==> run R <==
==> flow/design.v <==
`timescale 1ns / 1ps
module mmd5(
  input clk,
  input reset,
  input [63:0]guess,
  input [6:0]itr,
  input [4:0] r,
  input [31:0] k,
  output cracked,
  output [127:0] digest
);
wire [0:127] passwd_hash = 128'hE8CD0953ABDFDE433DFEC7FAA70DF7F6;
reg [0:127] md5_guess;
assign cracked = (md5_guess==passwd_hash);
assign digest = md5_guess;
reg [31:0]a; 
reg [31:0]b; 
reg [31:0]c; 
reg [31:0]d; 
reg [6:0] nextitr;
reg [31:0]f;
reg [31:0]g;
wire [31:0]w[1:0];
assign w[0]={
  guess[39:32],
  guess[47:40],
  guess[55:48],
  guess[63:56]
};
assign w[1]={
  guess[7:0],
  guess[15:8],
  guess[23:16],
  guess[31:24]
};
function [31:0]leftrotate;
  input [31:0]x;
  input [4:0] c;
  begin
    leftrotate=((x) << (c)) | ((x) >> (32 - (c)));
  end
endfunction
integer j;
always @(posedge clk ) begin
  if(~reset)begin
  md5_guess<=0;
  nextitr <= 1;
  a<=32'h67452301;
  b<=32'hefcdab89;
  c<=32'h98badcfe;
  d<=32'h10325476;
  end
  else if(itr==nextitr)begin
    if(itr<=67)nextitr<=itr+1;
    else nextitr<=0;
    if(itr==0)begin
      a<=32'h67452301;
      b<=32'hefcdab89;
      c<=32'h98badcfe;
      d<=32'h10325476;
    end
    else if(itr>0 && itr<65)begin
      if(itr<=16)begin
        f = (b & c) | ((~b) & d);
        g = itr-1;
      end
      else if(itr<=32)begin
        f = (d & b) | ((~d) & c);
        g = (5*(itr-1)+1 ) & 32'd15;
      end
      else if(itr<=48)begin
        f = b ^ c ^ d;
        g = (3*(itr-1) +5) & 32'd15;
      end
      else if(itr<=64)begin
        f = c ^ (b | (~d));
        g = (7*(itr-1)) & 32'd15;
      end
      d <= c;
      c <= b;
      b <= b + leftrotate((a + f + k + ((g<=1)? w[g]:((g==2)? 128 : ((g==14)? 32'd64:0)))), r); 
      a <= d;
    end 
    if( itr == 65 )begin
      a<= 32'h67452301 + a;
      b<= 32'hefcdab89 + b;
      c<= 32'h98badcfe + c;
      d<= 32'h10325476 + d;
    end 
    if( itr == 66 )begin
      for( j = 0 ; j < 4 ; j = j+1 )begin
        md5_guess[8*(j+0)+:8]<=a[8*j+:8];
        md5_guess[8*(j+4)+:8]<=b[8*j+:8];
        md5_guess[8*(j+8)+:8]<=c[8*j+:8];
        md5_guess[8*(j+12)+:8]<=d[8*j+:8];
      end
    end 
  end
end
endmodule
module md5_crack(
  input          clk,
  input          reset_n,
  input          in_valid,
  output         in_ready,
  input  [63:0]  guess,
  output         out_valid,
  output [127:0] digest,
  output         cracked
);
reg  [6:0]  itr;
reg         busy;
reg  [63:0] guess_q;
wire [5:0]  ridx = (itr>0 && itr<65)? itr-1:63;
function [31:0] kconst;
  input [5:0] i;
  begin
    case (i)
      6'd0: kconst = 32'hd76aa478;
      6'd1: kconst = 32'he8c7b756;
      6'd2: kconst = 32'h242070db;
      6'd3: kconst = 32'hc1bdceee;
      6'd4: kconst = 32'hf57c0faf;
      6'd5: kconst = 32'h4787c62a;
      6'd6: kconst = 32'ha8304613;
      6'd7: kconst = 32'hfd469501;
      6'd8: kconst = 32'h698098d8;
      6'd9: kconst = 32'h8b44f7af;
      6'd10: kconst = 32'hffff5bb1;
      6'd11: kconst = 32'h895cd7be;
      6'd12: kconst = 32'h6b901122;
      6'd13: kconst = 32'hfd987193;
      6'd14: kconst = 32'ha679438e;
      6'd15: kconst = 32'h49b40821;
      6'd16: kconst = 32'hf61e2562;
      6'd17: kconst = 32'hc040b340;
      6'd18: kconst = 32'h265e5a51;
      6'd19: kconst = 32'he9b6c7aa;
      6'd20: kconst = 32'hd62f105d;
      6'd21: kconst = 32'h02441453;
      6'd22: kconst = 32'hd8a1e681;
      6'd23: kconst = 32'he7d3fbc8;
      6'd24: kconst = 32'h21e1cde6;
      6'd25: kconst = 32'hc33707d6;
      6'd26: kconst = 32'hf4d50d87;
      6'd27: kconst = 32'h455a14ed;
      6'd28: kconst = 32'ha9e3e905;
      6'd29: kconst = 32'hfcefa3f8;
      6'd30: kconst = 32'h676f02d9;
      6'd31: kconst = 32'h8d2a4c8a;
      6'd32: kconst = 32'hfffa3942;
      6'd33: kconst = 32'h8771f681;
      6'd34: kconst = 32'h6d9d6122;
      6'd35: kconst = 32'hfde5380c;
      6'd36: kconst = 32'ha4beea44;
      6'd37: kconst = 32'h4bdecfa9;
      6'd38: kconst = 32'hf6bb4b60;
      6'd39: kconst = 32'hbebfbc70;
      6'd40: kconst = 32'h289b7ec6;
      6'd41: kconst = 32'heaa127fa;
      6'd42: kconst = 32'hd4ef3085;
      6'd43: kconst = 32'h04881d05;
      6'd44: kconst = 32'hd9d4d039;
      6'd45: kconst = 32'he6db99e5;
      6'd46: kconst = 32'h1fa27cf8;
      6'd47: kconst = 32'hc4ac5665;
      6'd48: kconst = 32'hf4292244;
      6'd49: kconst = 32'h432aff97;
      6'd50: kconst = 32'hab9423a7;
      6'd51: kconst = 32'hfc93a039;
      6'd52: kconst = 32'h655b59c3;
      6'd53: kconst = 32'h8f0ccc92;
      6'd54: kconst = 32'hffeff47d;
      6'd55: kconst = 32'h85845dd1;
      6'd56: kconst = 32'h6fa87e4f;
      6'd57: kconst = 32'hfe2ce6e0;
      6'd58: kconst = 32'ha3014314;
      6'd59: kconst = 32'h4e0811a1;
      6'd60: kconst = 32'hf7537e82;
      6'd61: kconst = 32'hbd3af235;
      6'd62: kconst = 32'h2ad7d2bb;
      6'd63: kconst = 32'heb86d391;
      default: kconst = 32'h0;
    endcase
  end
endfunction
function [4:0] rconst;
  input [5:0] i;
  begin
    case (i)
      6'd0: rconst = 5'd7;
      6'd1: rconst = 5'd12;
      6'd2: rconst = 5'd17;
      6'd3: rconst = 5'd22;
      6'd4: rconst = 5'd7;
      6'd5: rconst = 5'd12;
      6'd6: rconst = 5'd17;
      6'd7: rconst = 5'd22;
      6'd8: rconst = 5'd7;
      6'd9: rconst = 5'd12;
      6'd10: rconst = 5'd17;
      6'd11: rconst = 5'd22;
      6'd12: rconst = 5'd7;
      6'd13: rconst = 5'd12;
      6'd14: rconst = 5'd17;
      6'd15: rconst = 5'd22;
      6'd16: rconst = 5'd5;
      6'd17: rconst = 5'd9;
      6'd18: rconst = 5'd14;
      6'd19: rconst = 5'd20;
      6'd20: rconst = 5'd5;
      6'd21: rconst = 5'd9;
      6'd22: rconst = 5'd14;
      6'd23: rconst = 5'd20;
      6'd24: rconst = 5'd5;
      6'd25: rconst = 5'd9;
      6'd26: rconst = 5'd14;
      6'd27: rconst = 5'd20;
      6'd28: rconst = 5'd5;
      6'd29: rconst = 5'd9;
      6'd30: rconst = 5'd14;
      6'd31: rconst = 5'd20;
      6'd32: rconst = 5'd4;
      6'd33: rconst = 5'd11;
      6'd34: rconst = 5'd16;
      6'd35: rconst = 5'd23;
      6'd36: rconst = 5'd4;
      6'd37: rconst = 5'd11;
      6'd38: rconst = 5'd16;
      6'd39: rconst = 5'd23;
      6'd40: rconst = 5'd4;
      6'd41: rconst = 5'd11;
      6'd42: rconst = 5'd16;
      6'd43: rconst = 5'd23;
      6'd44: rconst = 5'd4;
      6'd45: rconst = 5'd11;
      6'd46: rconst = 5'd16;
      6'd47: rconst = 5'd23;
      6'd48: rconst = 5'd6;
      6'd49: rconst = 5'd10;
      6'd50: rconst = 5'd15;
      6'd51: rconst = 5'd21;
      6'd52: rconst = 5'd6;
      6'd53: rconst = 5'd10;
      6'd54: rconst = 5'd15;
      6'd55: rconst = 5'd21;
      6'd56: rconst = 5'd6;
      6'd57: rconst = 5'd10;
      6'd58: rconst = 5'd15;
      6'd59: rconst = 5'd21;
      6'd60: rconst = 5'd6;
      6'd61: rconst = 5'd10;
      6'd62: rconst = 5'd15;
      6'd63: rconst = 5'd21;
      default: rconst = 5'd0;
    endcase
  end
endfunction
wire [4:0]  rchoose = rconst(ridx);
wire [31:0] kchoose = kconst(ridx);
assign in_ready  = ~busy | (itr==68);
assign out_valid = busy & (itr==67);
always @(posedge clk) begin
  if (~reset_n) begin
    busy <= 0;
    itr  <= 68;
  end
  else if (in_valid && in_ready) begin
    busy    <= 1;
    itr     <= 0;
    guess_q <= guess;
  end
  else if (busy) begin
    if (itr==68) busy <= 0;
    else itr <= itr+1;
  end
end
mmd5 cracker(
  .clk(clk),
  .reset(reset_n),
  .guess(guess_q),
  .itr(itr),
  .r(rchoose),
  .k(kchoose),
  .cracked(cracked),
  .digest(digest)
);
endmodule
==> flow/run.sh <==
#!/bin/bash
# the make line also repeats each setting of config.mk as NAME=value (left out here)
make -C /OpenROAD-flow-scripts/flow DESIGN_CONFIG=/design/flow/config.mk WORK_HOME=/design/flow/orfs CLKGATE_MAP_FILE= finish
==> flow/config.mk <==
export PLATFORM = sky130hd
export DESIGN_NAME = md5_crack
export DESIGN_NICKNAME = md5_crack
export VERILOG_FILES = /design/flow/design.v
export SDC_FILE = /design/flow/constraint.sdc
export NUM_CORES = 4
export LEC_CHECK = 0
export ABC_AREA = 1
export CAP_MARGIN = 20
export CORE_ASPECT_RATIO = 0.79
export CORE_MARGIN = 2
export CORE_UTILIZATION = 67
export CTS_CLUSTER_DIAMETER = 379
export CTS_CLUSTER_SIZE = 74
export HOLD_SLACK_MARGIN = 0.29
export MAX_ROUTING_LAYER = met4
export PLACE_DENSITY_LB_ADDON = 0.07
export SETUP_SLACK_MARGIN = 1.04
export SLEW_MARGIN = 20
export TNS_END_PERCENT = 20
==> flow/constraint.sdc <==
create_clock -name core_clock -period 5.45 [get_ports {clk}]
set_input_delay 1.0900 -clock core_clock [delete_from_list [all_inputs] [get_ports {clk}]]
set_output_delay 1.0900 -clock core_clock [all_outputs]
set_load 0.01 [all_outputs]
==> run E (differences from run R) <==
ABC_AREA = unset   (was 1)
CORE_ASPECT_RATIO = unset   (was 0.79)
CORE_UTILIZATION = 57   (was 67)
CTS_CLUSTER_DIAMETER = unset   (was 379)
CTS_CLUSTER_SIZE = unset   (was 74)
HOLD_SLACK_MARGIN = unset   (was 0.29)
PLACE_DENSITY_LB_ADDON = unset   (was 0.07)
SETUP_SLACK_MARGIN = unset   (was 1.04)
==> flow/constraint.sdc (replaced) <==
create_clock -name core_clock -period 5.51 [get_ports {clk}]
set_input_delay 1.1020 -clock core_clock [delete_from_list [all_inputs] [get_ports {clk}]]
set_output_delay 1.1020 -clock core_clock [all_outputs]
set_load 0.01 [all_outputs]
==> results <==
                                                               run E                      run R
Area share of and/or/nand/nor cells after synthesis            18.2%                      22.7%
Cell count after placement                                      5943                       6218
Cells after Synth                                               4341                       4691
Outcome                                              failed layout checks  aborted with a tool error
Last stage reached                                                 -                    5_1_grt
Violated checks                                         setup timing                          -
Final HPWL from detailed placement                         116000 µm                  112000 µm
Starting density of the core                                   57.9%                      67.5%
Pre-CTS setup slack                                         -3980 ps                   -3680 ps
Syn Area/Cell                                               7.56 µm²                   6.81 µm²
Chip area in the Yosys report                             0.0328 mm²                 0.0320 mm²
Synthesized net count                                           4591                       4941
Yosys top cell area share                                      16.5%                      17.0%
Seq/Total Area, Yosys                                          28.2%                      29.0%
Post CTS Setup Buffer Count                                       49                         33
Core area                                                 0.0567 mm²                 0.0473 mm²
CTS resizes                                                      106                        177
Adder-cell share of the synthesized area                       8.51%                      8.74%
XORs/XNORs by Area                                             4.41%                      2.79%
